--- constraint.sdc ---
create_clock -name core_clock -period 9.01 [get_ports {clk_i}]
set_input_delay 1.8020 -clock core_clock [delete_from_list [all_inputs] [get_ports {clk_i}]]
set_output_delay 1.8020 -clock core_clock [all_outputs]
set_load 0.01 [all_outputs]
--- design.v ---
module VGA_Sync_Count #(
    parameter TOTAL_COLS = 800,
    parameter TOTAL_ROWS = 525
) (
    input clk_i,
    input rst_i,
    input Hsync_i,
    input Vsync_i,
    output reg Hsync_o,
    output reg Vsync_o,
    output reg [9:0] col_count_o,
    output reg [9:0] row_count_o
);
    wire frame_start_w;
    always@(posedge clk_i)
    begin
        if (rst_i)
        begin
            Vsync_o <= 1'b0;
            Hsync_o <= 1'b0;
        end
        else
        begin
            Vsync_o <= Vsync_i;
            Hsync_o <= Hsync_i;
        end
    end
    always @(posedge clk_i) 
    begin
        if (rst_i || frame_start_w == 1'b1)
        begin
            col_count_o <= 0;
            row_count_o <= 0;
        end
        else
        begin
            if (col_count_o == TOTAL_COLS - 1)
            begin
                if (row_count_o == TOTAL_ROWS - 1)
                begin
                    row_count_o <= 0;
                end
                else
                begin
                    row_count_o <= row_count_o + 1;
                end
                col_count_o <= 0;
            end
            else
            begin
                col_count_o <= col_count_o + 1;                
            end
        end
    end
    assign frame_start_w = (~Vsync_o & Vsync_i);
endmodule
module VGA_Sync_Pulse #(
    parameter TOTAL_COLS = 800, 
    parameter TOTAL_ROWS = 525, 
    parameter ACTIVE_COLS = 640, 
    parameter ACTIVE_ROWS = 480
) (
    input clk_i,
    input rst_i,
    output Hsync_o,
    output Vsync_o,
    output reg [9:0] col_count_o,
    output reg [9:0] row_count_o
);
    always@(posedge clk_i)
    begin
        if (rst_i)
        begin
            col_count_o <= 0;
            row_count_o <= 0;
        end
        else if (col_count_o == TOTAL_COLS - 1)
        begin
            col_count_o <= 0;
            if (row_count_o == TOTAL_ROWS - 1)
                row_count_o <= 0;
            else
                row_count_o <= row_count_o + 1;
        end
        else
            col_count_o <= col_count_o + 1;
    end
    assign Hsync_o = col_count_o < ACTIVE_COLS - 1 ? 1'b1 : 1'b0;
    assign Vsync_o = row_count_o < ACTIVE_ROWS - 1 ? 1'b1 : 1'b0;
endmodule 
module VGA_Sync_Porch #(
    parameter VIDEO_WIDTH = 3,
    parameter TOTAL_COLS = 3,
    parameter TOTAL_ROWS = 3,
    parameter ACTIVE_COLS = 2,
    parameter ACTIVE_ROWS = 2
) (
    input clk_i,
    input rst_i,
    input Hsync_i,
    input Vsync_i,
    input [VIDEO_WIDTH-1:0] red_video_i,
    input [VIDEO_WIDTH-1:0] grn_video_i,
    input [VIDEO_WIDTH-1:0] blu_video_i,
    output reg Hsync_o,
    output reg Vsync_o,
    output reg [VIDEO_WIDTH-1:0] red_video_o,
    output reg [VIDEO_WIDTH-1:0] grn_video_o,
    output reg [VIDEO_WIDTH-1:0] blu_video_o
);
    parameter FRONT_PORCH_HORIZ = 18;
    parameter BACK_PORCH_HORIZ = 50;
    parameter FRONT_PORCH_VERT = 10;
    parameter BACK_PORCH_VERT = 33;
    wire Hsync_w;
    wire Vsync_w;
    wire [9:0] col_count_w;
    wire [9:0] row_count_w;
    reg [VIDEO_WIDTH-1:0] red_video_r;
    reg [VIDEO_WIDTH-1:0] grn_video_r;
    reg [VIDEO_WIDTH-1:0] blu_video_r;
    VGA_Sync_Count #(.TOTAL_COLS(TOTAL_COLS),
                  .TOTAL_ROWS(TOTAL_ROWS)) VGA_Sync_Count_Inst 
    (
        .clk_i(clk_i),
        .rst_i(rst_i),
        .Hsync_i(Hsync_i),
        .Vsync_i(Vsync_i),
        .Hsync_o(Hsync_w),
        .Vsync_o(Vsync_w),
        .col_count_o(col_count_w),
        .row_count_o(row_count_w)
    );
    always @(posedge clk_i) 
    begin
        if (rst_i)
        begin
            Hsync_o <= 1'b0;
            Vsync_o <= 1'b0;
        end
        else
        begin
        if ((col_count_w < FRONT_PORCH_HORIZ + ACTIVE_COLS) || (col_count_w > TOTAL_COLS - BACK_PORCH_HORIZ - 1))
            Hsync_o <= 1'b1;
        else
            Hsync_o <= Hsync_w;
        if ((row_count_w < FRONT_PORCH_VERT + ACTIVE_ROWS) || (row_count_w > TOTAL_ROWS - BACK_PORCH_VERT - 1))
            Vsync_o <= 1'b1;
        else
            Vsync_o <= Vsync_w;
        end
    end
    always @(posedge clk_i) 
    begin
        if (rst_i)
        begin
            red_video_r <= 0;
            grn_video_r <= 0;
            blu_video_r <= 0;
            red_video_o <= 0;
            grn_video_o <= 0;
            blu_video_o <= 0;
        end
        else
        begin
        red_video_r <= red_video_i;
        grn_video_r <= grn_video_i;
        blu_video_r <= blu_video_i;
        red_video_o <= red_video_r;
        grn_video_o <= grn_video_r;
        blu_video_o <= blu_video_r;
        end
    end
endmodule
module Debounced_Switch #(parameter DEBOUNCE_LIMIT = 250000) (
    input clk_i,
    input rst_i, 
    input sw_i, 
    output sw_o 
);
    reg state_r;
    reg [$clog2(DEBOUNCE_LIMIT)-1:0] count_r;
    always @(posedge clk_i)
    begin
        if (rst_i)
            begin
                count_r <= 0;
                state_r <= 1'b0;
            end
        else if (sw_i != state_r && count_r < DEBOUNCE_LIMIT)
            count_r <= count_r + 1;  
        else if(count_r == DEBOUNCE_LIMIT)
            begin
                count_r <= 0;
                state_r <= sw_i;
            end
        else
            count_r <= 0;
   	end
    assign sw_o = state_r;
endmodule
module UART_RX #(parameter CLKS_PER_BIT = 217) (
    input clk_i,
    input rst_i,
    input rx_serial_i,
    output rx_dv_o,
    output [7:0] rx_byte_o
);
    parameter IDLE = 3'b000;
    parameter RX_START_BIT = 3'b001;
    parameter RX_DATA_BITS = 3'b010;
    parameter RX_STOP_BITS = 3'b011;
    parameter CLEANUP = 3'b100;
    reg [7:0] clk_count_r;
    reg [2:0] bit_index_r;
    reg [7:0] rx_byte_r;
    reg rx_dv_r;
    reg [2:0] state_r;
    always @(posedge clk_i) 
    begin
        if (rst_i)
        begin
            state_r <= IDLE;
            rx_dv_r <= 1'b0;
            clk_count_r <= 0;
            bit_index_r <= 0;
        end
        else
        case (state_r)
            IDLE : 
                begin
                    rx_dv_r <= 1'b0;
                    clk_count_r <= 0;
                    bit_index_r <= 0;
                    if (rx_serial_i == 1'b0)
                        state_r <= RX_START_BIT;
                    else
                        state_r <= IDLE;
                end
            RX_START_BIT :
                begin
                    if (clk_count_r == (CLKS_PER_BIT - 1) / 2)
                    begin
                        if (rx_serial_i == 1'b0)
                        begin
                            clk_count_r <= 0;
                            state_r <= RX_DATA_BITS;
                        end
                        else
                            state_r <= IDLE;
                    end
                    else
                    begin
                        clk_count_r <= clk_count_r + 1;
                        state_r <= RX_START_BIT;
                    end
                end
            RX_DATA_BITS :
                begin
                    if (clk_count_r < CLKS_PER_BIT - 1)
                    begin
                        clk_count_r <= clk_count_r + 1;
                        state_r <= RX_DATA_BITS;
                    end
                    else
                    begin
                        clk_count_r <= 0;
                        rx_byte_r[bit_index_r] <= rx_serial_i;
                        if (bit_index_r < 7)
                        begin
                            bit_index_r <= bit_index_r + 1;
                            state_r <= RX_DATA_BITS;
                        end
                        else
                        begin
                            bit_index_r <= 0;
                            state_r <= RX_STOP_BITS;
                        end
                    end
                end
            RX_STOP_BITS :
                begin
                    if (clk_count_r < CLKS_PER_BIT - 1)
                    begin
                        clk_count_r <= clk_count_r + 1;
                        state_r <= RX_STOP_BITS;
                    end           
                    else
                    begin
                        rx_dv_r <= 1'b1;
                        clk_count_r <= 0;
                        state_r <= CLEANUP;
                    end
                end
            CLEANUP :
                begin
                    state_r <= IDLE;
                    rx_dv_r <= 1'b0;
                end
            default: 
                state_r <= IDLE;
        endcase
    end
    assign rx_dv_o = rx_dv_r;
    assign rx_byte_o = rx_byte_r;
endmodule
module Pong_Paddle_Ctl #(
    parameter PLAYER_PADDLE_X = 0,
    parameter PADDLE_HEIGHT = 6,
    parameter GAME_HEIGHT = 30 
) (
        input clk_i,
        input rst_i,
        input [5:0] col_count_div_i,
        input [5:0] row_count_div_i,
        input Paddle_Up_i,
        input Paddle_Down_i,
        output reg Draw_Paddle_o,
        output reg [5:0] Paddle_Y_o 
);
    parameter PADDLE_SPEED = 1250000;  
    reg [31:0] Paddle_Count_r;
    wire Paddle_Count_en;
    assign Paddle_Count_en = Paddle_Up_i ^ Paddle_Down_i;
    always @(posedge clk_i) 
    begin
        if (rst_i)
        begin
            Paddle_Count_r <= 0;
            Paddle_Y_o <= (GAME_HEIGHT - PADDLE_HEIGHT) / 2;
        end
        else
        begin
        if (Paddle_Count_en == 1'b1)
        begin
            if (Paddle_Count_r == PADDLE_SPEED)
                Paddle_Count_r <= 0;
            else
                Paddle_Count_r <= Paddle_Count_r + 1;
        end
        if (Paddle_Up_i == 1'b1 && Paddle_Count_r == PADDLE_SPEED && Paddle_Y_o !== 0)
            Paddle_Y_o <= Paddle_Y_o - 1;
        else if (Paddle_Down_i == 1'b1 && Paddle_Count_r == PADDLE_SPEED && Paddle_Y_o !== GAME_HEIGHT - PADDLE_HEIGHT - 1)
            Paddle_Y_o <= Paddle_Y_o + 1;
        end
    end
    always @(posedge clk_i) 
    begin
        if (rst_i)
            Draw_Paddle_o <= 1'b0;
        else if (col_count_div_i == PLAYER_PADDLE_X && row_count_div_i >= Paddle_Y_o && row_count_div_i <= Paddle_Y_o + PADDLE_HEIGHT)
            Draw_Paddle_o <= 1'b1;
        else
            Draw_Paddle_o <= 1'b0;
    end
endmodule
module Pong_Ball_Ctl #(
    parameter GAME_WIDTH = 40,
    parameter GAME_HEIGHT = 30 
) (
    input clk_i,
    input rst_i,
    input Game_Active_i,
    input [5:0] col_count_div_i,
    input [5:0] row_count_div_i,
    output reg Draw_Ball_o,
    output reg [5:0] Ball_X_o,
    output reg [5:0] Ball_Y_o 
);
    parameter BALL_SPEED = 1250000;
    reg [5:0] Ball_X_prev_r;
    reg [5:0] Ball_Y_prev_r;
    reg [31:0] Ball_Count_r;
    always @(posedge clk_i) 
    begin
        if (rst_i)
        begin
            Ball_X_o <= GAME_WIDTH / 2;
            Ball_Y_o <= GAME_HEIGHT / 2;
            Ball_X_prev_r <= (GAME_WIDTH / 2) + 1;
            Ball_Y_prev_r <= (GAME_HEIGHT / 2) + 1;
            Ball_Count_r <= 0;
        end
        else if (Game_Active_i == 1'b0)
        begin
            Ball_X_o <= GAME_WIDTH / 2;
            Ball_Y_o <= GAME_HEIGHT / 2;
            Ball_X_prev_r <= (GAME_WIDTH / 2) + 1;
            Ball_Y_prev_r <= (GAME_HEIGHT / 2) + 1;
        end
        else
        begin
            if (Ball_Count_r < BALL_SPEED)
                Ball_Count_r <= Ball_Count_r + 1;
            else
            begin
                Ball_Count_r <= 0;
                Ball_X_prev_r <= Ball_X_o;
                Ball_Y_prev_r <= Ball_Y_o;
                if ((Ball_X_prev_r < Ball_X_o && Ball_X_o == GAME_WIDTH-1) || (Ball_X_prev_r > Ball_X_o && Ball_X_o != 0))
                    Ball_X_o <= Ball_X_o - 1;  
                else 
                    Ball_X_o <= Ball_X_o + 1;  
                if ((Ball_Y_prev_r < Ball_Y_o && Ball_Y_o == GAME_HEIGHT-1) || (Ball_Y_prev_r > Ball_Y_o && Ball_Y_o != 0))
                    Ball_Y_o <= Ball_Y_o - 1;  
                else 
                    Ball_Y_o <= Ball_Y_o + 1;  
            end
        end
    end
    always @(posedge clk_i) 
    begin
        if (rst_i)
            Draw_Ball_o <= 1'b0;
        else if (col_count_div_i == Ball_X_o && row_count_div_i == Ball_Y_o)
            Draw_Ball_o <= 1'b1;
        else
            Draw_Ball_o <= 1'b0;
    end
endmodule
module Pong_Top #(
    parameter TOTAL_COLS = 800, 
    parameter TOTAL_ROWS = 525, 
    parameter ACTIVE_COLS = 640, 
    parameter ACTIVE_ROWS = 480
) (
    input clk_i,
    input rst_i,
    input Hsync_i,
    input Vsync_i,
    input Game_Start_i, 
    input Paddle_Up_P1_i,
    input Paddle_Down_P1_i,
    input Paddle_Up_P2_i,
    input Paddle_Down_P2_i,
    output reg Hsync_o,
    output reg Vsync_o,
    output [2:0] Red_Video_o,
    output [2:0] Grn_Video_o,
    output [2:0] Blu_Video_o
);
    parameter GAME_WIDTH = 40;
    parameter GAME_HEIGHT = 30;
    parameter SCORE_LIMIT = 9;
    parameter PADDLE_HEIGHT = 6;
    parameter PADDLE_COL_P1 = 0;
    parameter PADDLE_COL_P2 = GAME_WIDTH - 1;  
    parameter IDLE = 3'b000;
    parameter RUNNING = 3'b001;
    parameter P1_Wins = 3'b010;
    parameter P2_Wins = 3'b011;
    parameter CLEANUP = 3'b100;
    reg [2:0] state_r;
    wire Hsync_w, Vsync_w;
    wire [9:0] col_count_w, row_count_w;
    wire Draw_Paddle_P1_w, Draw_Paddle_P2_w; 
    wire [5:0] Paddle_Y_P1_w, Paddle_Y_P2_w;
    wire Draw_Ball_w, Draw_Any_w;
    wire [5:0] Ball_X_w, Ball_Y_w;
    reg [3:0] P1_Score_r;
    reg [3:0] P2_Score_r;
    wire [5:0] col_count_div_w, row_count_div_w;
    VGA_Sync_Count #(.TOTAL_COLS(TOTAL_COLS),
                  .TOTAL_ROWS(TOTAL_ROWS)) VGA_Sync_Count_Inst 
    (
        .clk_i(clk_i),
        .rst_i(rst_i),
        .Hsync_i(Hsync_i),
        .Vsync_i(Vsync_i),
        .Hsync_o(Hsync_w),
        .Vsync_o(Vsync_w),
        .col_count_o(col_count_w),
        .row_count_o(row_count_w)
    );
    always @(posedge clk_i) 
    begin
        if (rst_i)
        begin
            Hsync_o <= 1'b0;
            Vsync_o <= 1'b0;
        end
        else
        begin
            Hsync_o <= Hsync_w;
            Vsync_o <= Vsync_w;
        end
    end
    assign col_count_div_w = col_count_w[9:4];
    assign row_count_div_w = row_count_w[9:4];
    Pong_Paddle_Ctl #(
        .PLAYER_PADDLE_X(PADDLE_COL_P1),
        .GAME_HEIGHT(GAME_HEIGHT)
    ) P1_Inst (
        .clk_i(clk_i),
        .rst_i(rst_i),
        .col_count_div_i(col_count_div_w),
        .row_count_div_i(row_count_div_w),
        .Paddle_Up_i(Paddle_Up_P1_i),
        .Paddle_Down_i(Paddle_Down_P1_i),
        .Draw_Paddle_o(Draw_Paddle_P1_w),
        .Paddle_Y_o(Paddle_Y_P1_w) 
    );
    Pong_Paddle_Ctl #(
        .PLAYER_PADDLE_X(PADDLE_COL_P2),
        .GAME_HEIGHT(GAME_HEIGHT)
        ) P2_Inst (
        .clk_i(clk_i),
        .rst_i(rst_i),
        .col_count_div_i(col_count_div_w),
        .row_count_div_i(row_count_div_w),
        .Paddle_Up_i(Paddle_Up_P2_i),
        .Paddle_Down_i(Paddle_Down_P2_i),
        .Draw_Paddle_o(Draw_Paddle_P2_w),
        .Paddle_Y_o(Paddle_Y_P2_w) 
    );
    wire Game_Active_w;
    Pong_Ball_Ctl Ball_Inst (
        .clk_i(clk_i),
        .rst_i(rst_i),
        .Game_Active_i(Game_Active_w),
        .col_count_div_i(col_count_div_w),
        .row_count_div_i(row_count_div_w),
        .Draw_Ball_o(Draw_Ball_w),
        .Ball_X_o(Ball_X_w),
        .Ball_Y_o(Ball_Y_w) 
    );
    always @(posedge clk_i) 
    begin
        if (rst_i)
        begin
            state_r <= IDLE;
            P1_Score_r <= 0;
            P2_Score_r <= 0;
        end
        else
        case (state_r)
            IDLE : 
            begin
                if (Game_Start_i == 1'b1)
                    state_r <= RUNNING;
            end
            RUNNING : 
            begin
                if (Ball_X_w == 0 && (Ball_Y_w < Paddle_Y_P1_w || Ball_Y_w > Paddle_Y_P1_w + PADDLE_HEIGHT))
                    state_r <= P2_Wins;
                else if (Ball_X_w == GAME_WIDTH-1 && (Ball_Y_w < Paddle_Y_P2_w || Ball_Y_w > Paddle_Y_P2_w + PADDLE_HEIGHT))
                    state_r <= P1_Wins;
            end
            P1_Wins : 
            begin
                if (P1_Score_r == SCORE_LIMIT - 1)
                    P1_Score_r <= 0;
                else
                begin
                    P1_Score_r <= P1_Score_r + 1;
                    state_r <= CLEANUP;
                end
            end
            P2_Wins : 
            begin
                if (P2_Score_r == SCORE_LIMIT - 1)
                    P2_Score_r <= 0;
                else
                begin
                    P2_Score_r <= P2_Score_r + 1;
                    state_r <= CLEANUP;
                end
            end
            CLEANUP :
                state_r <= IDLE;
        endcase
    end
    assign Game_Active_w = (state_r == RUNNING) ? 1'b1 : 1'b0;
    assign Draw_Any_w = Draw_Ball_w | Draw_Paddle_P1_w | Draw_Paddle_P2_w;
    assign Red_Video_o = Draw_Any_w ? 4'b1111 : 4'b0000;
    assign Grn_Video_o = Draw_Any_w ? 4'b1111 : 4'b0000;
    assign Blu_Video_o = Draw_Any_w ? 4'b1111 : 4'b0000;
endmodule
module Classic_Pong_Top (
    input clk_i,
    input rst_i,
    input UART_RX_i,
    input sw1_i,
    input sw2_i,
    input sw3_i,
    input sw4_i,
    output VGA_Hsync_o,
    output VGA_Vsync_o,
    output VGA_Red_0_o,
    output VGA_Red_1_o,
    output VGA_Red_2_o,
    output VGA_Grn_0_o,
    output VGA_Grn_1_o,
    output VGA_Grn_2_o,
    output VGA_Blu_0_o,
    output VGA_Blu_1_o,
    output VGA_Blu_2_o
);
    parameter CLKS_PER_BIT = 217;
    parameter VIDEO_WIDTH = 3;  
    parameter TOTAL_COLS = 800;
    parameter TOTAL_ROWS = 525;
    parameter ACTIVE_COLS = 640;
    parameter ACTIVE_ROWS = 480;
    wire [VIDEO_WIDTH-1:0] Red_Video_Pong_w, Red_Video_Porch_w;
    wire [VIDEO_WIDTH-1:0] Grn_Video_Pong_w, Grn_Video_Porch_w;
    wire [VIDEO_WIDTH-1:0] Blu_Video_Pong_w, Blu_Video_Porch_w;
    wire rx_dv_w;
    UART_RX #(.CLKS_PER_BIT(CLKS_PER_BIT)) UART_RX_Inst
    (
        .clk_i(clk_i),
        .rst_i(rst_i),
        .rx_serial_i(UART_RX_i),
        .rx_dv_o(rx_dv_w),
        .rx_byte_o()
    );
    wire Hsync_w, Vsync_w;
    VGA_Sync_Pulse #( 
        .TOTAL_COLS(TOTAL_COLS),
        .TOTAL_ROWS(TOTAL_ROWS),
        .ACTIVE_COLS(ACTIVE_COLS),
        .ACTIVE_ROWS(ACTIVE_ROWS) 
    ) VGA_Sync_Inst (
        .clk_i(clk_i),
        .rst_i(rst_i),
        .Hsync_o(Hsync_w),
        .Vsync_o(Vsync_w),
        .col_count_o(),
        .row_count_o()
    );
    wire sw1_w, sw2_w, sw3_w, sw4_w;
    Debounced_Switch sw_1 (
        .clk_i(clk_i),
        .rst_i(rst_i),
        .sw_i(sw1_i),
        .sw_o(sw1_w)
    );
    Debounced_Switch sw_2 (
        .clk_i(clk_i),
        .rst_i(rst_i),
        .sw_i(sw2_i),
        .sw_o(sw2_w)
    );
    Debounced_Switch sw_3 (
        .clk_i(clk_i),
        .rst_i(rst_i),
        .sw_i(sw3_i),
        .sw_o(sw3_w)
    );
    Debounced_Switch sw_4 (
        .clk_i(clk_i),
        .rst_i(rst_i),
        .sw_i(sw4_i),
        .sw_o(sw4_w)
    );
    wire Hsync_Pong_w, Vsync_Pong_w;
    Pong_Top #( 
        .TOTAL_COLS(TOTAL_COLS),
        .TOTAL_ROWS(TOTAL_ROWS),
        .ACTIVE_COLS(ACTIVE_COLS),
        .ACTIVE_ROWS(ACTIVE_ROWS) ) 
    Pong_Top_Inst (
        .clk_i(clk_i),
        .rst_i(rst_i),
        .Hsync_i(Hsync_w),
        .Vsync_i(Vsync_w),
        .Game_Start_i(rx_dv_w),
        .Paddle_Up_P1_i(sw1_w),
        .Paddle_Down_P1_i(sw2_w),
        .Paddle_Up_P2_i(sw3_w),
        .Paddle_Down_P2_i(sw4_w),
        .Hsync_o(Hsync_Pong_w),
        .Vsync_o(Vsync_Pong_w),
        .Red_Video_o(Red_Video_Pong_w),
        .Grn_Video_o(Grn_Video_Pong_w),
        .Blu_Video_o(Blu_Video_Pong_w)
    );
    wire Hsync_porch_w, Vsync_porch_w;
    VGA_Sync_Porch #(
        .VIDEO_WIDTH(VIDEO_WIDTH),   
        .TOTAL_COLS(TOTAL_COLS),
        .TOTAL_ROWS(TOTAL_ROWS),
        .ACTIVE_COLS(ACTIVE_COLS),
        .ACTIVE_ROWS(ACTIVE_ROWS)
    ) VGA_Sync_Porch_Inst (
        .clk_i(clk_i),
        .rst_i(rst_i),
        .Hsync_i(Hsync_Pong_w),
        .Vsync_i(Vsync_Pong_w),
        .red_video_i(Red_Video_Pong_w),
        .grn_video_i(Grn_Video_Pong_w),
        .blu_video_i(Blu_Video_Pong_w),
        .Hsync_o(Hsync_porch_w),
        .Vsync_o(Vsync_porch_w),
        .red_video_o(Red_Video_Porch_w),
        .grn_video_o(Grn_Video_Porch_w),
        .blu_video_o(Blu_Video_Porch_w)
    );
    assign VGA_Hsync_o = Hsync_porch_w;
    assign VGA_Vsync_o = Vsync_porch_w;
    assign { VGA_Red_2_o, VGA_Red_1_o, VGA_Red_0_o } = Red_Video_Porch_w; 
    assign { VGA_Grn_2_o, VGA_Grn_1_o, VGA_Grn_0_o } = Grn_Video_Porch_w; 
    assign { VGA_Blu_2_o, VGA_Blu_1_o, VGA_Blu_0_o } = Blu_Video_Porch_w; 
endmodule
--- run.sh ---
#!/bin/bash
# the make line also repeats each setting of config.mk as NAME=value (left out here)
make -C /OpenROAD-flow-scripts/flow DESIGN_CONFIG=/design/flow/config.mk WORK_HOME=/design/flow/orfs CLKGATE_MAP_FILE= finish
--- config.mk ---
export PLATFORM = sky130hd
export DESIGN_NAME = Classic_Pong_Top
export DESIGN_NICKNAME = Classic_Pong_Top
export VERILOG_FILES = /design/flow/design.v
export SDC_FILE = /design/flow/constraint.sdc
export NUM_CORES = 4
export LEC_CHECK = 0
export ABC_AREA = 1
export CAP_MARGIN = 20
export CELL_PAD_IN_SITES_DETAIL_PLACEMENT = 2
export CELL_PAD_IN_SITES_GLOBAL_PLACEMENT = 2
export CORE_ASPECT_RATIO = 0.61
export CORE_MARGIN = 2
export CORE_UTILIZATION = 20
export CTS_CLUSTER_DIAMETER = 147
export CTS_CLUSTER_SIZE = 19
export GPL_ROUTABILITY_DRIVEN = 0
export MAX_ROUTING_LAYER = met4
export PLACE_DENSITY = 0.6
export SETUP_SLACK_MARGIN = 0.87
export SLEW_MARGIN = 0
==> impl_metrics.yaml, run 1 <==
# implementation run metrics
outcome:
  status: "timing/DRC/antenna clean"
final_timing:
  min_period_over_period_pct: 38.0
  relSlewSlack_pct: 42.2
  fin_crit_ps: 3430
  worstMarginPinSlew_ps: 856
  hold_viol: 0
  fin_tns_setup_ps: 0
  skew_ps: 22.5
  rsz0062_at_grt: "no"
  finalMaxSlewViolations: 0
  max_clock_freq_mhz: 292
  setup_slack_ps: 5580
  setup_viol_count_final: 0
  fin_hold_ws_ps: 414
clocking:
  holdBufCountCts: 0
  cts_sinks: 311
  cts_made_buffers: 20
  h-tree-depth: 1
  clk_latency_ps: 560
  cts_tree: "done"
  clk_pin_slew_worst_paths_ps: 90
  cts_buffer_depth: 3
  cts-root-buf: "clkbuf_16"
  cts_setup_buffers: 0
  cts_resized: 0
min_path:
  holdPathStages: 2
  min_to: "VGA_Sync_Porch_Inst.VGA_Sync_Count_Inst.Hsync_o"
  hp-start: "Pong_Top_Inst.Hsync_o"
  worstHoldPathType: "register to register"
power:
  power_leader: "sequential cells"
  swShare_pct: 24.4
  clock_power_uw: 954
  clockPowerShare_pct: 39.7
  comb_cell_power_uw: 61.8
  power.leakage_nw: 7.31
  p_switching_uw: 586
  design_power_total_mw: 2.40
  pg_seq_mw: 1.39
  p_int_mw: 1.82
  vdd_drop_max_uv: 98.2
  seqPwrFrac_pct: 57.7
  power_density_mw_per_mm2: 121
  p_comb_share_pct: 2.6
setup_path:
  worst-path-buf-inv: 1
  r2r_slack_ps: 5680
  cp.depth: 1
  cp-startpoint: "VGA_Sync_Porch_Inst.blu_video_o[1]"
  cp_max_fo: 9
  crit_path_max_incr_delay_ps: 600
  criticalPathCategory: "register to output port"
  cp_slowest_cell: "clkdlybuf4s50_1"
  endpoint: "VGA_Blu_2_o"
  critical_path.top_delay_family: "buffers and inverters"
  setup.worst_path.end_class: "output port"
  crit_chain: "clkdlybuf4s50_1"
  arrival_ps: 1620
  rr_startpoint: "Pong_Top_Inst.Ball_Inst.Ball_Y_o[4]"
  worstPathRequired_ps: 7210
  reg2reg_to: "Pong_Top_Inst.Ball_Inst.Ball_Y_o[5]"
  worstRegToRegCells: 17
  worstSetupStartpointType: "register"
placed_design:
  hpwl_um: 45700
  pre_cts_ws_ps: 5120
  dpl.cell_count: 3693
  placed_area_mm2: 0.0193
  port_buffers: 17
grt:
  overflow: 0
  track_usage_pct: 13.2
  grt_pass1_vias: 18100
  antenna_found_initial: 1
  grt_max_degree: 40
  grt_pass1_wl_um: 97900
yosys:
  synthMostInstantiatedCell: "nand2_1"
  ys_seq_share_pct: 34.8
  synth.distinct_cells: 63
  adder_share_pct: 7.52
  logic_family: "simple AND/OR/NAND/NOR gates"
  yosys_area_mm2: 0.0179
  top_cells_by_count: "nand2_1, inv_1, nor2_1"
  yosysTopAreaCell: "dfxtp_1"
  synth_area_mm2: 0.0179
  synth-edff-count: 0
  top_cells_by_area: "dfxtp_1, nand2_1, ha_1"
  synth.area.mux_share_pct: 0
  ys_cells: 2550
  synth-main-ff-cell: "dfxtp_1"
  syn_nets: 2662
  async_reset_ff_share_pct: 0
  synth_top_area_share_pct: 34.8
  compound_area_share_pct: 10.6
  synth.cellmix.simpleShare_pct: 34.1
  yosysWarnings: 9
  syn_area_per_cell_um2: 7.01
  xor_share_pct: 3.97
  syn_inst: 2550
  ys.flops: 311
cells_and_area:
  stdcell_area_mm2: 0.0198
  final_util_pct: 22.4
  layout.nets: 2653
  final-instance-count-excl-fill: 3715
  area_growth_pct: 10.9
job:
  maxCapViolations: 0
  tool_warnings: 44
floorplan:
  chipArea_mm2: 0.0919
  coreArea_mm2: 0.0884
  die_h_um: 238
  io_pins: 18
  num_rows: 85
  fp-utilization_pct: 20.2
  die_w_um: 387
drt:
  diodes: 0
  vias: 16700
  post_drt_wl_per_cell_um: 15.7
  remaining_drc_errors: 0
  routed_via_density: 4.49
  drt_iter0_markers: 714
  dr.pass1.iters: 4
  detail-route-antenna-nets: 0
  wl_um: 58300
area by class of cell:
cell class                 count  area, um^2
clock inverter                 1        16.3
fill                       10500       68600
tap                         1174        1470
multi-input combinational   1831       10000
inverter                     355        1330
sequential                   311        6230
timing repair buffer          22         205
clock buffer                  21         526
metal layers:
metal	routed length [um]	GRT usage [%]	vias up
li1	-	-	8326
met1	33200	19.8	8231
met2	23300	19.1	84
met3	1190	1.55	36
met4	597	1.65	0
met5	0	-	-
==> inputs of run 2 (changes only) <==
- ABC_AREA: 1 -> not set
- CAP_MARGIN: 20 -> 30
- CELL_PAD_IN_SITES_DETAIL_PLACEMENT: 2 -> not set
- CELL_PAD_IN_SITES_GLOBAL_PLACEMENT: 2 -> 0
- CORE_ASPECT_RATIO: 0.61 -> not set
- CORE_UTILIZATION: 20 -> 72
- CTS_CLUSTER_DIAMETER: 147 -> not set
- CTS_CLUSTER_SIZE: 19 -> 37
- GPL_ROUTABILITY_DRIVEN: 0 -> not set
- HOLD_SLACK_MARGIN: not set -> 0.07
- MAX_ROUTING_LAYER: met4 -> not set
- MIN_ROUTING_LAYER: not set -> met1
- PLACE_DENSITY: 0.6 -> not set
- PLACE_DENSITY_LB_ADDON: not set -> 0.01
- SETUP_SLACK_MARGIN: 0.87 -> 1.3
- SLEW_MARGIN: 0 -> 20
- TNS_END_PERCENT: not set -> 70
- clock period: 9.01 -> 5.44 ns (I/O delays scaled with it)
==> run 2 against run 1 <==
Compared with the run above:
- cell count down 42%
- sequential share of layout area is 4.1 points higher
- core utilization up 58 points
- non-clock buffer count up 3
- synthesized cell count shrank 27%
- flip-flop count unchanged
- critical path depth rose by 12
- count of clock-buffer cells in the layout grew 27
- critical path type is now register to register
- hold slack better by 16 ps
- wire length shrank 45%
- global-route usage is 14 points higher
- cell area is 12% lower
==> impl_metrics.yaml, run 2 <==
# implementation run metrics
outcome:
  status: "timing/DRC/antenna clean"
yosys:
  syn_area_per_cell_um2: 8.63
  syn_inst: 1856
  top_cells_by_area: "dfxtp_1, ha_1, xor2_1"
  compound_area_share_pct: 9.33
  synth-edff-count: 0
  syn_nets: 1968
  async_reset_ff_share_pct: 0
  ys.flops: 311
  synth_area_mm2: 0.0160
  synth.cellmix.simpleShare_pct: 25.7
  ys_cells: 1856
  yosysTopAreaCell: "dfxtp_1"
  ys_seq_share_pct: 38.9
  synth.distinct_cells: 67
  yosys_area_mm2: 0.0160
  xor_share_pct: 12.9
  top_cells_by_count: "nor2_1, dfxtp_1, xor2_1"
  adder_share_pct: 8.45
  synthMostInstantiatedCell: "nor2_1"
  logic_family: "simple AND/OR/NAND/NOR gates"
  synth.area.mux_share_pct: 1.46
  synth-main-ff-cell: "dfxtp_1"
  yosysWarnings: 9
  synth_top_area_share_pct: 38.9
final_timing:
  fin_hold_ws_ps: 430
  hold_viol: 0
  relSlewSlack_pct: 40.9
  fin_tns_setup_ps: 0
  fin_crit_ps: 3550
  max_clock_freq_mhz: 281
  setup_viol_count_final: 0
  rsz0062_at_grt: "no"
  min_period_over_period_pct: 65.3
  skew_ps: 16.1
  finalMaxSlewViolations: 0
  worstMarginPinSlew_ps: 883
setup_path:
  cp.depth: 13
  worstPathRequired_ps: 5890
  r2r_slack_ps: 1890
  worst-path-buf-inv: 1
  arrival_ps: 4010
  criticalPathCategory: "register to register"
  critical_path.top_delay_family: "AND-OR/OR-AND gates"
  cp-startpoint: "Pong_Top_Inst.Ball_Inst.Ball_X_o[2]"
  worstRegToRegCells: 13
  cp_max_fo: 6
  crit_chain: "inv_1, ha_1, a21o_1, a221oi_1, a311o_1, nand3_1, ha_1, a211oi_1, o21bai_1, a21o_1, o21bai_1, mux2i_1, mux2i_1"
  endpoint: "Pong_Top_Inst.Ball_Inst.Ball_X_o[5]"
  cp_slowest_cell: "dfxtp_1"
  worstSetupStartpointType: "register"
  rr_startpoint: "Pong_Top_Inst.Ball_Inst.Ball_X_o[2]"
  crit_path_max_incr_delay_ps: 480
  setup.worst_path.end_class: "register"
  reg2reg_to: "Pong_Top_Inst.Ball_Inst.Ball_X_o[5]"
clocking:
  cts_sinks: 311
  cts_made_buffers: 34
  clk_pin_slew_worst_paths_ps: 60
  cts_resized: 0
  cts_tree: "done"
  cts_setup_buffers: 0
  clk_latency_ps: 520
  cts-root-buf: "clkbuf_16"
  cts_buffer_depth: 3
  holdBufCountCts: 0
  h-tree-depth: 2
drt:
  vias: 12700
  diodes: 0
  dr.pass1.iters: 6
  detail-route-antenna-nets: 0
  routed_via_density: 5.89
  remaining_drc_errors: 0
  wl_um: 32000
  post_drt_wl_per_cell_um: 14.8
  drt_iter0_markers: 885
cells_and_area:
  area_growth_pct: 9.45
  layout.nets: 1973
  final-instance-count-excl-fill: 2161
  n_fill_cell: 1493
floorplan:
  num_rows: 54
  die_h_um: 153
  io_pins: 18
  coreArea_mm2: 0.0218
  fp-utilization_pct: 73.4
  die_w_um: 153
  chipArea_mm2: 0.0235
placed_design:
  port_buffers: 17
  gp_congestion: 0.882
  hpwl_um: 21700
  dpl.cell_count: 2104
grt:
  grt_pass1_vias: 12200
  grt_pass1_wl_um: 55400
  antenna_found_initial: 0
  grt_max_degree: 35
  use_met3_pct: 3.43
  busiest_layer: "met2"
  overflow: 0
  track_usage_pct: 27.1
  use_met1_pct: 35.7
  grt_use_met2_pct: 46.6
power:
  power_leader: "the clock network"
  vdd_drop_max_uv: 302
  clock_power_mw: 2.35
  pg_seq_mw: 2.30
  clockPowerShare_pct: 49.6
  swShare_pct: 20.5
  p_switching_uw: 969
  comb_cell_power_uw: 87.2
  p_comb_share_pct: 1.8
  p_int_mw: 3.77
  power_density_mw_per_mm2: 270
  seqPwrFrac_pct: 48.6
  power.leakage_nw: 6.63
job:
  tool_warnings: 44
  maxCapViolations: 0
min_path:
  holdPathStages: 1
  hp-start: "VGA_Sync_Porch_Inst.blu_video_r[1]"
  worstHoldPathType: "register to register"
  min_to: "VGA_Sync_Porch_Inst.blu_video_o[1]"
[run 2: cell type report]
class / instances / area [um^2] / area share, %
repair buffers: 25 / 248 / 1.41
flip-flops and latches: 311 / 6230 / 35.5
multi-input cells: 1413 / 9270 / 52.9
clock inverters: 8 / 123 / 0.699
clock buffers: 48 / 1030 / 5.86
well taps: 280 / 350 / 2.00
inverters: 76 / 285 / 1.63
[run 2: metal layers]
layer  part of all wire (%)  vias to the layer above
met1                     46                     5990
met2                     48                      206
met4                    2.3                        0
met5                      0                        -
li1                       -                     6473
met3                    3.3                       61
[run 2: per-stage QoR]
step / instance area (um^2) / power, mW / utilization [%] / worst slack, ps
6_report: 17500 / 4.74 / 80.3 / 1890
5_1_grt: 17500 / 4.87 / 80.3 / 1630
4_1_cts: 17500 / 4.78 / 80.3 / 1930
3_5_place_dp: 16400 / 2.44 / 75.0 / 1960
3_3_place_gp: 16300 / 2.43 / 74.8 / 2090
2_1_floorplan: 16000 / 2.41 / - / 2200
==> inputs of run 3 (changes only) <==
- CAP_MARGIN: 30 -> 20
- CELL_PAD_IN_SITES_GLOBAL_PLACEMENT: 0 -> not set
- CORE_UTILIZATION: 72 -> 52
- CTS_CLUSTER_SIZE: 37 -> not set
- HOLD_SLACK_MARGIN: 0.07 -> not set
- MIN_ROUTING_LAYER: met1 -> not set
- PLACE_DENSITY: not set -> 0.6
- PLACE_DENSITY_LB_ADDON: 0.01 -> not set
- SETUP_SLACK_MARGIN: 1.3 -> not set
- TNS_END_PERCENT: 70 -> not set
- clock period: 5.44 -> 25.5 ns (I/O delays scaled with it)
==> run 3 against run 2 <==
Compared with the run above:
- via count down 2.3%
- core utilization fell by 22 points
- sequential power down 79%
- wire length down 1.8%
- sequential share of layout area shrank 0.31 points
- worst setup slack improved by 17000 ps
- power shrank 78%
- clock power is 78% lower
==> impl_metrics.yaml, run 3 <==
# implementation run metrics
yosys:
  synth.area.mux_share_pct: 1.46
  synth-main-ff-cell: "dfxtp_1"
  synth-edff-count: 0
  yosysTopAreaCell: "dfxtp_1"
  ys_cells: 1856
  ys_seq_share_pct: 38.9
  ys.flops: 311
  syn_inst: 1856
  synth.distinct_cells: 67
  yosysWarnings: 9
  top_cells_by_area: "dfxtp_1, ha_1, xor2_1"
  synth_area_mm2: 0.0160
  synthMostInstantiatedCell: "nor2_1"
  compound_area_share_pct: 9.33
  syn_nets: 1968
  top_cells_by_count: "nor2_1, dfxtp_1, xor2_1"
  xor_share_pct: 12.9
  async_reset_ff_share_pct: 0
  logic_family: "simple AND/OR/NAND/NOR gates"
  syn_area_per_cell_um2: 8.63
  adder_share_pct: 8.45
  yosys_area_mm2: 0.0160
  synth_top_area_share_pct: 38.9
  synth.cellmix.simpleShare_pct: 25.7
setup_path:
  r2r_slack_ps: 21910
  worst-path-buf-inv: 3
  arrival_ps: 7050
  worstRegToRegCells: 13
  crit_chain: "buf_2, buf_4, inv_1, nand2_2, nor3_1"
  critical_path.top_delay_family: "buffers and inverters"
  cp.depth: 5
  endpoint: "Pong_Top_Inst.P2_Inst.Paddle_Count_r[0]"
  criticalPathCategory: "input port to register"
  cp_max_fo: 35
  worstSetupStartpointType: "input port"
  setup.worst_path.end_class: "register"
  cp-startpoint: "rst_i"
  cp_slowest_cell: "buf_2"
  crit_path_max_incr_delay_ps: 550
  rr_startpoint: "Pong_Top_Inst.Ball_Inst.Ball_Y_o[4]"
  worstPathRequired_ps: 25860
  reg2reg_to: "Pong_Top_Inst.Ball_Inst.Ball_Y_o[5]"
final_timing:
  fin_crit_ps: 6690
  setup_viol_count_final: 0
  hold_viol: 0
  skew_ps: 11.8
  max_clock_freq_mhz: 149
  relSlewSlack_pct: 31.5
  fin_tns_setup_ps: 0
  rsz0062_at_grt: "no"
  min_period_over_period_pct: 26.3
  worstMarginPinSlew_ps: 1030
  finalMaxSlewViolations: 0
power:
  power_leader: "the clock network"
  pg_seq_uw: 491
  p_comb_share_pct: 1.7
  power_density_mw_per_mm2: 58.0
  clockPowerShare_pct: 50.4
  p_switching_uw: 210
  p_int_uw: 816
  swShare_pct: 20.5
  comb_cell_power_uw: 17.5
  power.leakage_nw: 6.64
  clock_power_uw: 517
  vdd_drop_max_uv: 54.6
  seqPwrFrac_pct: 47.9
grt:
  overflow: 0
  grt_pass1_vias: 12100
  antenna_found_initial: 0
  grt_pass1_wl_um: 55300
  track_usage_pct: 19.5
  grt_max_degree: 36
cells_and_area:
  area_growth_pct: 10.4
  final-instance-count-excl-fill: 2279
  layout.nets: 1972
clocking:
  cts-root-buf: "clkbuf_16"
  clk_latency_ps: 510
  cts_buffer_depth: 3
  holdBufCountCts: 0
  cts_setup_buffers: 0
  cts_resized: 0
  cts_made_buffers: 36
  h-tree-depth: 2
  clk_pin_slew_worst_paths_ps: 60
  cts_sinks: 311
  cts_tree: "done"
floorplan:
  coreArea_mm2: 0.0304
  fp-utilization_pct: 52.6
  die_h_um: 180
  num_rows: 64
  die_w_um: 180
  chipArea_mm2: 0.0322
  io_pins: 18
min_path:
  holdPathStages: 1
  worstHoldPathType: "register to register"
  hp-start: "Pong_Top_Inst.VGA_Sync_Count_Inst.Hsync_o"
  min_to: "Pong_Top_Inst.Hsync_o"
placed_design:
  dpl.cell_count: 2218
  gp_congestion: 0.806
  hpwl_um: 21900
  port_buffers: 17
drt:
  diodes: 0
  post_drt_wl_per_cell_um: 13.8
  drt_iter0_markers: 543
  routed_via_density: 5.46
  vias: 12400
  remaining_drc_errors: 0
  dr.pass1.iters: 4
  detail-route-antenna-nets: 0
  wl_um: 31400
outcome:
  status: "timing/DRC/antenna clean"
job:
  maxCapViolations: 0
  tool_warnings: 44
run 3: stage by stage:
step | util (%) | setup WS (ps) | cell area, um^2 | hold WS, ps | total power [mW]
after CTS | 58.1 | 18410 | 17700 | 438 | 1.04
after global routing | 58.1 | 18600 | 17700 | 453 | 1.06
after global placement | 54.2 | 17920 | 16500 | 423 | 0.519
after floorplan | - | 19340 | 16000 | 393 | 0.514
final | 58.1 | 18810 | 17700 | 434 | 1.03
after detailed placement | 54.2 | 17900 | 16500 | 423 | 0.520
run 3: final cells by class:
type / count / area, um^2
Clock buffer: 53 / 1080
Clock inverter: 8 / 124
Fill cell: 2814 / 12700
Inverter: 76 / 285
Multi-Input combinational cell: 1413 / 9280
Sequential cell: 311 / 6230
Tap cell: 396 / 495
Timing Repair Buffer: 22 / 203
run 3: routing by layer:
metal  global-route usage, %  vias to the layer above  share of wire [%]
met1                    26.0                     5791                 49
met2                    33.4                      139                 46
met5                       0                        -                  0
li1                        -                     6460                  -
met4                    5.14                        0                2.1
met3                    2.49                       53                2.8
==> inputs of run 4 (changes only) <==
- CELL_PAD_IN_SITES_GLOBAL_PLACEMENT: not set -> 2
- CORE_ASPECT_RATIO: not set -> 0.61
- CORE_UTILIZATION: 52 -> 20
- GPL_ROUTABILITY_DRIVEN: not set -> 1
- MAX_ROUTING_LAYER: not set -> met4
- SETUP_SLACK_MARGIN: not set -> 0.87
- clock period: 25.5 -> 9.01 ns (I/O delays scaled with it)
==> run 4 against run 3 <==
Compared with the run above:
- core utilization decreased by 35 points
- first-iteration DRC count is 28% higher
- sequential power increased to 2.8 times the previous value
- still clean on timing, DRC and antenna
- wire length is 19% higher
- via count grew 0.13%
- sequential share of layout area is 1.6 points lower
- count of clock-buffer cells in the layout decreased by 9
==> impl_metrics.yaml, run 4 <==
# implementation run metrics
outcome:
  status: "timing/DRC/antenna clean"
floorplan:
  chipArea_mm2: 0.0824
  fp-utilization_pct: 20.1
  num_rows: 81
  coreArea_mm2: 0.0798
  io_pins: 18
  die_w_um: 366
  die_h_um: 225
final_timing:
  worstMarginPinSlew_ps: 849
  setup_viol_count_final: 0
  hold_viol: 0
  relSlewSlack_pct: 43.0
  rsz0062_at_grt: "no"
  skew_ps: 23.1
  min_period_over_period_pct: 39.7
  fin_crit_ps: 3580
  setup_slack_ps: 5430
  finalMaxSlewViolations: 0
  fin_tns_setup_ps: 0
  max_clock_freq_mhz: 280
  fin_hold_ws_ps: 419
setup_path:
  worstPathRequired_ps: 9490
  cp-startpoint: "Pong_Top_Inst.Ball_Inst.Ball_Y_o[3]"
  criticalPathCategory: "register to register"
  crit_chain: "inv_1, ha_1, a211oi_1, nor2_1, o31a_1, or2_2, ha_1, o21ai_0, o21bai_1, a21oi_1, or3_1, a21oi_1, mux2i_1"
  cp_max_fo: 11
  cp.depth: 13
  crit_path_max_incr_delay_ps: 680
  rr_startpoint: "Pong_Top_Inst.Ball_Inst.Ball_Y_o[3]"
  worst-path-buf-inv: 1
  endpoint: "Pong_Top_Inst.Ball_Inst.Ball_Y_o[5]"
  r2r_slack_ps: 5430
  critical_path.top_delay_family: "AND-OR/OR-AND gates"
  worstRegToRegCells: 13
  cp_slowest_cell: "dfxtp_1"
  reg2reg_to: "Pong_Top_Inst.Ball_Inst.Ball_Y_o[5]"
  worstSetupStartpointType: "register"
  setup.worst_path.end_class: "register"
  arrival_ps: 4050
cells_and_area:
  stdcell_area_mm2: 0.0185
  layout.nets: 1976
  area_growth_pct: 15.7
  final-instance-count-excl-fill: 2966
clocking:
  cts_made_buffers: 35
  cts-root-buf: "clkbuf_16"
  clk_pin_slew_worst_paths_ps: 70
  clk_latency_ps: 550
  cts_sinks: 311
  cts_setup_buffers: 0
  holdBufCountCts: 0
  cts_buffer_depth: 3
  cts_tree: "done"
  cts_resized: 0
  h-tree-depth: 2
power:
  seqPwrFrac_pct: 47.6
  power.leakage_nw: 6.65
  p_switching_uw: 666
  clockPowerShare_pct: 50.6
  power_density_mw_per_mm2: 158
  vdd_drop_max_uv: 109
  pg_seq_mw: 1.39
  comb_cell_power_uw: 52.8
  power_leader: "the clock network"
  clock_power_mw: 1.48
  p_comb_share_pct: 1.8
  p_int_mw: 2.25
  swShare_pct: 22.8
yosys:
  synth-edff-count: 0
  synth.area.mux_share_pct: 1.46
  syn_inst: 1856
  async_reset_ff_share_pct: 0
  synth.cellmix.simpleShare_pct: 25.7
  top_cells_by_area: "dfxtp_1, ha_1, xor2_1"
  synth.distinct_cells: 67
  yosysTopAreaCell: "dfxtp_1"
  top_cells_by_count: "nor2_1, dfxtp_1, xor2_1"
  synthMostInstantiatedCell: "nor2_1"
  yosysWarnings: 9
  ys_cells: 1856
  synth-main-ff-cell: "dfxtp_1"
  ys_seq_share_pct: 38.9
  xor_share_pct: 12.9
  synth_top_area_share_pct: 38.9
  logic_family: "simple AND/OR/NAND/NOR gates"
  adder_share_pct: 8.45
  yosys_area_mm2: 0.0160
  syn_nets: 1968
  syn_area_per_cell_um2: 8.63
  compound_area_share_pct: 9.33
  synth_area_mm2: 0.0160
  ys.flops: 311
drt:
  dr.pass1.iters: 5
  routed_via_density: 4.20
  drt_iter0_markers: 694
  wl_um: 37500
  detail-route-antenna-nets: 0
  vias: 12500
  post_drt_wl_per_cell_um: 12.6
  remaining_drc_errors: 0
  diodes: 0
placed_design:
  dpl.cell_count: 2906
  port_buffers: 17
  placed_area_mm2: 0.0174
  pre_cts_ws_ps: 4950
  gp_congestion: 0.755
  hpwl_um: 26500
grt:
  grt_pass1_vias: 11900
  track_usage_pct: 9.44
  overflow: 0
  grt_pass1_wl_um: 63200
  grt_max_degree: 45
  antenna_found_initial: 0
min_path:
  hp-start: "Pong_Top_Inst.state_r[1]"
  min_to: "Pong_Top_Inst.state_r[0]"
  worstHoldPathType: "register to register"
  holdPathStages: 2
job:
  maxCapViolations: 0
  tool_warnings: 44
==> run 4: metrics by stage <==
| stage | utilization (%) | power [mW] |
|---|---|---|
| global route | 23.2 | 3.06 |
| finish | 23.2 | 2.92 |
| floorplan | - | 1.45 |
| detailed placement | 21.8 | 1.48 |
| global placement | 21.8 | 1.47 |
| CTS | 23.2 | 2.99 |
==> run 4: per-layer routing <==
metal | track usage (%) | share of wire, % | vias up
li1 | - | - | 6491
met1 | 14.6 | 59 | 5779
met2 | 12.3 | 36 | 139
met3 | 1.87 | 3.8 | 50
met4 | 1.86 | 1.4 | 0
met5 | - | 0 | -
==> run 4: cell type report <==
type | count | area (um^2)
Clock buffer | 44 | 971
Multi-Input combinational cell | 1413 | 9270
Inverter | 76 | 285
Tap cell | 1079 | 1350
Timing Repair Buffer | 27 | 248
Fill cell | 8679 | 61200
Sequential cell | 311 | 6230
Clock inverter | 16 | 188
==> inputs of run 5 (changes only) <==
- CAP_MARGIN: 20 -> 40
- CELL_PAD_IN_SITES_GLOBAL_PLACEMENT: 2 -> not set
- CORE_ASPECT_RATIO: 0.61 -> 1.4
- CORE_UTILIZATION: 20 -> 40
- CTS_CLUSTER_SIZE: not set -> 77
- GPL_ROUTABILITY_DRIVEN: 1 -> not set
- GPL_TIMING_DRIVEN: not set -> 1
- MAX_ROUTING_LAYER: met4 -> not set
- MIN_ROUTING_LAYER: not set -> met1
- PLACE_DENSITY: 0.6 -> not set
- SETUP_SLACK_MARGIN: 0.87 -> 0.89
- TNS_END_PERCENT: not set -> 5
- clock period: 9.01 -> 5.27 ns (I/O delays scaled with it)
==> run 5 against run 4 <==
Compared with the run above:
- still clean on timing, DRC and antenna
- wire length down 13%
- worst setup slack worse by 3700 ps
- clock skew down 9.8 ps
- first-iteration DRC count down 20%
- critical path depth unchanged
- fmax up 1.2%
- sequential power up 71%
- hold slack better by 21 ps
- via count down 0.66%
- largest cell class unchanged
- highest routed layer unchanged
==> impl_metrics.yaml, run 5 <==
# implementation run metrics
outcome:
  status: "timing/DRC/antenna clean"
yosys:
  synthMostInstantiatedCell: "nor2_1"
  top_cells_by_area: "dfxtp_1, ha_1, xor2_1"
  synth.cellmix.simpleShare_pct: 25.7
  top_cells_by_count: "nor2_1, dfxtp_1, xor2_1"
  synth.distinct_cells: 67
  syn_inst: 1856
  ys_cells: 1856
  yosysTopAreaCell: "dfxtp_1"
  adder_share_pct: 8.45
  async_reset_ff_share_pct: 0
  logic_family: "simple AND/OR/NAND/NOR gates"
  compound_area_share_pct: 9.33
  synth-edff-count: 0
  ys_seq_share_pct: 38.9
  synth.area.mux_share_pct: 1.46
  yosysWarnings: 9
  synth_top_area_share_pct: 38.9
  yosys_area_mm2: 0.0160
  synth_area_mm2: 0.0160
  xor_share_pct: 12.9
  syn_area_per_cell_um2: 8.63
  synth-main-ff-cell: "dfxtp_1"
  syn_nets: 1968
  ys.flops: 311
setup_path:
  arrival_ps: 3990
  crit_path_max_incr_delay_ps: 650
  worstRegToRegCells: 13
  worstSetupStartpointType: "register"
  crit_chain: "inv_1, ha_1, and4_1, o21a_1, o31a_1, or2_2, ha_1, o21ai_0, o21bai_1, a21oi_1, or3_1, a21oi_1, mux2i_1"
  critical_path.top_delay_family: "AND-OR/OR-AND gates"
  setup.worst_path.end_class: "register"
  cp_max_fo: 14
  reg2reg_to: "Pong_Top_Inst.Ball_Inst.Ball_Y_o[5]"
  criticalPathCategory: "register to register"
  cp.depth: 13
  endpoint: "Pong_Top_Inst.Ball_Inst.Ball_Y_o[5]"
  worst-path-buf-inv: 1
  cp-startpoint: "Pong_Top_Inst.Ball_Inst.Ball_Y_o[4]"
  cp_slowest_cell: "dfxtp_1"
  rr_startpoint: "Pong_Top_Inst.Ball_Inst.Ball_Y_o[4]"
  worstPathRequired_ps: 5720
  r2r_slack_ps: 1730
power:
  vdd_drop_max_uv: 200
  comb_cell_power_uw: 88.1
  clockPowerShare_pct: 49.0
  power_density_mw_per_mm2: 271
  power.leakage_nw: 6.63
  swShare_pct: 21.6
  power_leader: "sequential cells"
  p_switching_mw: 1.04
  p_comb_share_pct: 1.8
  p_int_mw: 3.79
  pg_seq_mw: 2.38
  clock_power_mw: 2.36
  seqPwrFrac_pct: 49.2
final_timing:
  fin_crit_ps: 3540
  finalMaxSlewViolations: 0
  setup_viol_count_final: 0
  relSlewSlack_pct: 45.2
  hold_viol: 0
  worstMarginPinSlew_ps: 811
  fin_tns_setup_ps: 0
  skew_ps: 13.4
  max_clock_freq_mhz: 283
  min_period_over_period_pct: 67.1
  rsz0062_at_grt: "no"
floorplan:
  num_rows: 86
  coreArea_mm2: 0.0395
  io_pins: 18
  fp-utilization_pct: 40.6
  chipArea_mm2: 0.0417
  die_h_um: 241
  die_w_um: 173
grt:
  grt_pass1_vias: 12300
  track_usage_pct: 15.8
  grt_max_degree: 32
  grt_pass1_wl_um: 56800
  overflow: 0
  antenna_found_initial: 0
min_path:
  hp-start: "Pong_Top_Inst.Hsync_o"
  min_to: "VGA_Sync_Porch_Inst.VGA_Sync_Count_Inst.Hsync_o"
  worstHoldPathType: "register to register"
  holdPathStages: 1
drt:
  routed_via_density: 5.13
  diodes: 0
  post_drt_wl_per_cell_um: 13.5
  dr.pass1.iters: 5
  detail-route-antenna-nets: 0
  remaining_drc_errors: 0
  vias: 12400
  drt_iter0_markers: 556
  wl_um: 32500
clocking:
  holdBufCountCts: 0
  clk_latency_ps: 520
  clk_pin_slew_worst_paths_ps: 60
  cts_buffer_depth: 3
  cts_setup_buffers: 0
  cts_sinks: 311
  cts_tree: "done"
  cts_made_buffers: 35
  cts-root-buf: "clkbuf_16"
  cts_resized: 0
  h-tree-depth: 2
job:
  maxCapViolations: 0
  tool_warnings: 44
placed_design:
  gp_congestion: 0.818
  hpwl_um: 23000
  dpl.cell_count: 2352
  port_buffers: 17
cells_and_area:
  area_growth_pct: 11.1
  layout.nets: 1973
  final-instance-count-excl-fill: 2412
run 5: final cells by class:
cell class,instances,area [um^2]
Sequential cell,311,6230
Multi-Input combinational cell,1413,9290
Timing Repair Buffer,24,233
Fill cell,3824,21700
Tap cell,528,661
Clock inverter,10,82.6
Inverter,76,285
Clock buffer,50,1020
run 5: metal layers:
metal  track usage, %  vias up  wire, um
met5                0        -         0
met4             5.29        0       819
met3             2.35       58       850
met2             29.7       97     16400
met1             18.3     5756     14400
li1                 -     6466         -
run 5: metrics by stage:
stage / util, % / worst slack [ps] / total power [mW] / cell area [um^2] / hold WS, ps
after floorplan: - / 2030 / 2.49 / 16000 / 393
after global placement: 42.1 / 1860 / 2.51 / 16600 / 428
after detailed placement: 42.3 / 1780 / 2.52 / 16700 / 433
after CTS: 45.1 / 1770 / 4.91 / 17800 / 446
after global routing: 45.1 / 1510 / 5.00 / 17800 / 457
final: 45.1 / 1730 / 4.83 / 17800 / 440
==> inputs of run 6 (changes only) <==
- ABC_AREA: not set -> 1
- CAP_MARGIN: 40 -> 20
- CORE_ASPECT_RATIO: 1.4 -> not set
- CORE_UTILIZATION: 40 -> 72
- CTS_CLUSTER_SIZE: 77 -> 15
- GPL_TIMING_DRIVEN: 1 -> not set
- MIN_ROUTING_LAYER: met1 -> not set
- PLACE_DENSITY_LB_ADDON: not set -> 0.08
- SETUP_SLACK_MARGIN: 0.89 -> 1.58
- TNS_END_PERCENT: 5 -> not set
- clock period: 5.27 -> 5.45 ns (I/O delays scaled with it)
==> run 6 against run 5 <==
Compared with the run above:
- clock power decreased by 2%
- fmax is 16% higher
- synthesized area is 12% higher
- via count rose by 35%
- wire length up 27%
- cell area rose by 8.6%
- critical path type unchanged
- highest routed layer unchanged
==> impl_metrics.yaml, run 6 <==
# implementation run metrics
outcome:
  status: "timing/DRC/antenna clean"
yosys:
  top_cells_by_area: "dfxtp_1, nand2_1, ha_1"
  adder_share_pct: 7.52
  ys_seq_share_pct: 34.8
  ys_cells: 2550
  ys.flops: 311
  syn_area_per_cell_um2: 7.01
  synth.distinct_cells: 63
  xor_share_pct: 3.97
  synth_top_area_share_pct: 34.8
  synth.area.mux_share_pct: 0
  synth-main-ff-cell: "dfxtp_1"
  yosysTopAreaCell: "dfxtp_1"
  synth_area_mm2: 0.0179
  logic_family: "simple AND/OR/NAND/NOR gates"
  yosysWarnings: 9
  synth.cellmix.simpleShare_pct: 34.1
  syn_inst: 2550
  synthMostInstantiatedCell: "nand2_1"
  syn_nets: 2662
  compound_area_share_pct: 10.6
  yosys_area_mm2: 0.0179
  top_cells_by_count: "nand2_1, inv_1, nor2_1"
  synth-edff-count: 0
  async_reset_ff_share_pct: 0
setup_path:
  reg2reg_to: "Pong_Top_Inst.Ball_Inst.Ball_Y_o[5]"
  arrival_ps: 3470
  path_common_cell: "nand2_1"
  cp-startpoint: "Pong_Top_Inst.Ball_Inst.Ball_Y_o[4]"
  cp_slowest_cell: "dfxtp_1"
  cp.depth: 18
  criticalPathCategory: "register to register"
  worstPathRequired_ps: 5860
  worst-path-buf-inv: 3
  r2r_slack_ps: 2390
  cp_max_fo: 10
  crit_chain: "inv_1, ha_1, nand2_1, nor2_1, nand3_1, nand2_1, inv_1, nand2_1, nand2_1, ha_1, a21oi_1, o21ai_0, nor2_1, inv_1, nand2_1, nand3_1, nand2_1, a21oi_1"
  critical_path.top_delay_family: "simple AND/OR/NAND/NOR gates"
  crit_path_max_incr_delay_ps: 530
  endpoint: "Pong_Top_Inst.Ball_Inst.Ball_Y_o[5]"
  rr_startpoint: "Pong_Top_Inst.Ball_Inst.Ball_Y_o[4]"
  setup.worst_path.end_class: "register"
  worstSetupStartpointType: "register"
  worstRegToRegCells: 18
min_path:
  holdPathStages: 2
  hp-start: "Pong_Top_Inst.Hsync_o"
  worstHoldPathType: "register to register"
  min_to: "VGA_Sync_Porch_Inst.VGA_Sync_Count_Inst.Hsync_o"
final_timing:
  fin_crit_ps: 3060
  min_period_over_period_pct: 56.1
  rsz0062_at_grt: "no"
  finalMaxSlewViolations: 0
  worstMarginPinSlew_ps: 920
  relSlewSlack_pct: 37.9
  setup_viol_count_final: 0
  max_clock_freq_mhz: 327
  fin_tns_setup_ps: 0
  skew_ps: 13.0
  hold_viol: 0
clocking:
  cts_made_buffers: 34
  cts_sinks: 311
  cts_tree: "done"
  cts-root-buf: "clkbuf_16"
  cts_buffer_depth: 3
  cts_setup_buffers: 0
  holdBufCountCts: 0
  cts_resized: 0
  clk_latency_ps: 530
  clk_pin_slew_worst_paths_ps: 60
  h-tree-depth: 2
power:
  p_switching_mw: 1.05
  vdd_drop_max_uv: 256
  power_density_mw_per_mm2: 244
  p_int_mw: 3.66
  clock_power_mw: 2.32
  swShare_pct: 22.3
  p_comb_share_pct: 2.0
  seqPwrFrac_pct: 48.8
  comb_cell_power_uw: 94.7
  pg_seq_mw: 2.29
  clockPowerShare_pct: 49.2
  design_power_total_mw: 4.70
  power_leader: "the clock network"
  power.leakage_nw: 7.60
grt:
  busiest_layer: "met2"
  grt_max_degree: 76
  grt_pass1_vias: 16200
  antenna_found_initial: 0
  use_met1_pct: 37.8
  track_usage_pct: 31.5
  use_met3_pct: 3.83
  grt_pass1_wl_um: 70600
  grt_use_met2_pct: 57.7
  overflow: 0
job:
  maxCapViolations: 0
  tool_warnings: 44
drt:
  wl_um: 41400
  remaining_drc_errors: 0
  drt_iter0_markers: 1373
  diodes: 0
  dr.pass1.iters: 6
  vias: 16700
  routed_via_density: 5.76
  detail-route-antenna-nets: 0
  post_drt_wl_per_cell_um: 14.2
floorplan:
  fp-utilization_pct: 73.5
  io_pins: 18
  coreArea_mm2: 0.0243
  num_rows: 57
  die_h_um: 162
  die_w_um: 162
  chipArea_mm2: 0.0261
cells_and_area:
  layout.nets: 2667
  area_growth_pct: 8.05
  n_fill_cell: 1749
placed_design:
  port_buffers: 17
  hpwl_um: 29000
  gp_congestion: 0.926
-- run 6: metrics by stage --
stage               hold slack, ps  setup WS [ps]  utilization, %  instances  cell area (um^2)
global placement               392           2640            74.9       2843             18200
detailed placement             402           2530            74.9       2843             18200
finish                         408           2390            79.4       2903             19300
CTS                            413           2450            79.4       2903             19300
global route                   442           2080            79.4       2903             19300
floorplan                      388           2920               -       2550             17900
-- run 6: layer usage --
layer  up-vias  routed length [um]
li1       8377                   -
met1      7769               17900
met2       470               20500
met3       101                1860
met4         0                1050
met5         -                   0
-- run 6: area by class of cell --
cell class | instances | area (um^2) | share of cell area, %
multi-input cells | 1831 | 10000 | 52.0
flip-flops and latches | 311 | 6230 | 32.2
inverters | 355 | 1330 | 6.90
clock buffers | 46 | 966 | 5.00
well taps | 324 | 405 | 2.10
repair buffers | 22 | 203 | 1.05
clock inverters | 14 | 139 | 0.719
==> inputs of run 7 (changes only) <==
- ABC_AREA: 1 -> not set
- CORE_MARGIN: 2 -> 5
- CORE_UTILIZATION: 72 -> 40
- CTS_CLUSTER_SIZE: 15 -> not set
- GPL_TIMING_DRIVEN: not set -> 1
- MIN_ROUTING_LAYER: not set -> met1
- PLACE_DENSITY_LB_ADDON: 0.08 -> 0.27
- SETUP_SLACK_MARGIN: 1.58 -> not set
- TNS_END_PERCENT: not set -> 5
- clock period: 5.45 -> 9.41 ns (I/O delays scaled with it)
==> run 7 against run 6 <==
Compared with the run above:
- largest power group unchanged
- critical path depth is 5 lower
- register-to-register slack improved by 3300 ps
- cell area fell by 7.4%
- count of clock-buffer cells in the layout grew 2
- highest routed layer unchanged
- power is 40% lower
- still clean
- clock power fell by 38%
- first-iteration DRC count is 59% lower
==> impl_metrics.yaml, run 7 <==
# implementation run metrics
setup_path:
  endpoint: "Pong_Top_Inst.Ball_Inst.Ball_Y_o[5]"
  worst-path-buf-inv: 1
  setup.worst_path.end_class: "register"
  critical_path.top_delay_family: "AND-OR/OR-AND gates"
  criticalPathCategory: "register to register"
  worstPathRequired_ps: 9870
  cp_slowest_cell: "dfxtp_1"
  worstRegToRegCells: 13
  reg2reg_to: "Pong_Top_Inst.Ball_Inst.Ball_Y_o[5]"
  worstSetupStartpointType: "register"
  crit_path_max_incr_delay_ps: 710
  cp.depth: 13
  r2r_slack_ps: 5730
  crit_chain: "inv_1, ha_1, and4_1, o21a_1, o31a_1, or2_2, ha_1, a211oi_1, o21bai_1, a21oi_1, o21ai_0, a21oi_1, mux2i_1"
  arrival_ps: 4140
  cp_max_fo: 14
  rr_startpoint: "Pong_Top_Inst.Ball_Inst.Ball_Y_o[4]"
  cp-startpoint: "Pong_Top_Inst.Ball_Inst.Ball_Y_o[4]"
placed_design:
  gp_congestion: 0.812
  port_buffers: 17
  pre_cts_ws_ps: 5220
  hpwl_um: 22100
final_timing:
  hold_viol: 0
  skew_ps: 16.9
  setup_slack_ps: 5730
  relSlewSlack_pct: 26.3
  finalMaxSlewViolations: 0
  fin_tns_setup_ps: 0
  fin_crit_ps: 3680
  setup_viol_count_final: 0
  min_period_over_period_pct: 39.1
  worstMarginPinSlew_ps: 1100
  max_clock_freq_mhz: 272
  rsz0062_at_grt: "no"
job:
  tool_warnings: 44
  maxCapViolations: 0
clocking:
  h-tree-depth: 2
  cts-root-buf: "clkbuf_16"
  cts_sinks: 311
  holdBufCountCts: 0
  cts_buffer_depth: 3
  cts_tree: "done"
  clk_pin_slew_worst_paths_ps: 60
  cts_resized: 0
  clk_latency_ps: 530
  cts_made_buffers: 37
  cts_setup_buffers: 0
yosys:
  syn_area_per_cell_um2: 8.63
  yosys_area_mm2: 0.0160
  compound_area_share_pct: 9.33
  synth.cellmix.simpleShare_pct: 25.7
  adder_share_pct: 8.45
  synth-main-ff-cell: "dfxtp_1"
  top_cells_by_area: "dfxtp_1, ha_1, xor2_1"
  synth.distinct_cells: 67
  synth.area.mux_share_pct: 1.46
  yosysTopAreaCell: "dfxtp_1"
  synth_top_area_share_pct: 38.9
  synthMostInstantiatedCell: "nor2_1"
  synth-edff-count: 0
  ys_cells: 1856
  syn_nets: 1968
  top_cells_by_count: "nor2_1, dfxtp_1, xor2_1"
  ys_seq_share_pct: 38.9
  logic_family: "simple AND/OR/NAND/NOR gates"
  async_reset_ff_share_pct: 0
  xor_share_pct: 12.9
  syn_inst: 1856
  synth_area_mm2: 0.0160
  yosysWarnings: 9
  ys.flops: 311
floorplan:
  num_rows: 73
  fp-utilization_pct: 40.4
  chipArea_mm2: 0.0442
  coreArea_mm2: 0.0396
  die_w_um: 210
  io_pins: 18
  die_h_um: 210
drt:
  drt_iter0_markers: 568
  vias: 12400
  routed_via_density: 5.16
  detail-route-antenna-nets: 0
  wl_um: 32100
  dr.pass1.iters: 5
  diodes: 0
  post_drt_wl_per_cell_um: 13.3
  remaining_drc_errors: 0
power:
  p_int_mw: 2.23
  pg_seq_mw: 1.33
  clockPowerShare_pct: 51.3
  power.leakage_nw: 6.65
  power_density_mw_per_mm2: 158
  p_comb_share_pct: 1.7
  clock_power_mw: 1.45
  power_leader: "the clock network"
  p_switching_uw: 600
  seqPwrFrac_pct: 47.0
  comb_cell_power_uw: 47.2
  swShare_pct: 21.2
  vdd_drop_max_uv: 119
cells_and_area:
  area_growth_pct: 11.6
  layout.nets: 1972
  n_fill_cell: 3858
min_path:
  hp-start: "Pong_Top_Inst.state_r[1]"
  worstHoldPathType: "register to register"
  min_to: "Pong_Top_Inst.state_r[0]"
  holdPathStages: 2
grt:
  grt_max_degree: 68
  grt_pass1_wl_um: 55400
  overflow: 0
  antenna_found_initial: 0
  grt_pass1_vias: 11900
  track_usage_pct: 14.3
outcome:
  status: "timing/DRC/antenna clean"
## run 7: cell type report
type	instances	area (um^2)	share of cell area [%]
Multi-Input combinational cell	1413	9280	51.9
Timing Repair Buffer	21	199	1.11
Inverter	76	285	1.60
Tap cell	525	657	3.67
Clock buffer	48	1010	5.63
Sequential cell	311	6230	34.8
Clock inverter	17	228	1.27
## run 7: per-layer routing
metal	track usage [%]	vias up	part of all wire, %
met3	2.53	55	3.4
met5	0	-	0
met4	4.34	0	2.3
li1	-	6464	-
met2	24.4	155	46
met1	18.6	5761	48
## run 7: per-stage QoR
stage	std cells	hold WS [ps]	total power, mW	area (um^2)	util, %
after floorplan	1856	393	1.39	16000	-
after global placement	2345	416	1.41	16600	41.9
after detailed placement	2346	415	1.41	16600	42.0
after CTS	2411	431	2.88	17900	45.1
after global routing	2411	466	2.94	17900	45.1
final	2411	414	2.83	17900	45.1
Power and IR drop assume default switching activity.
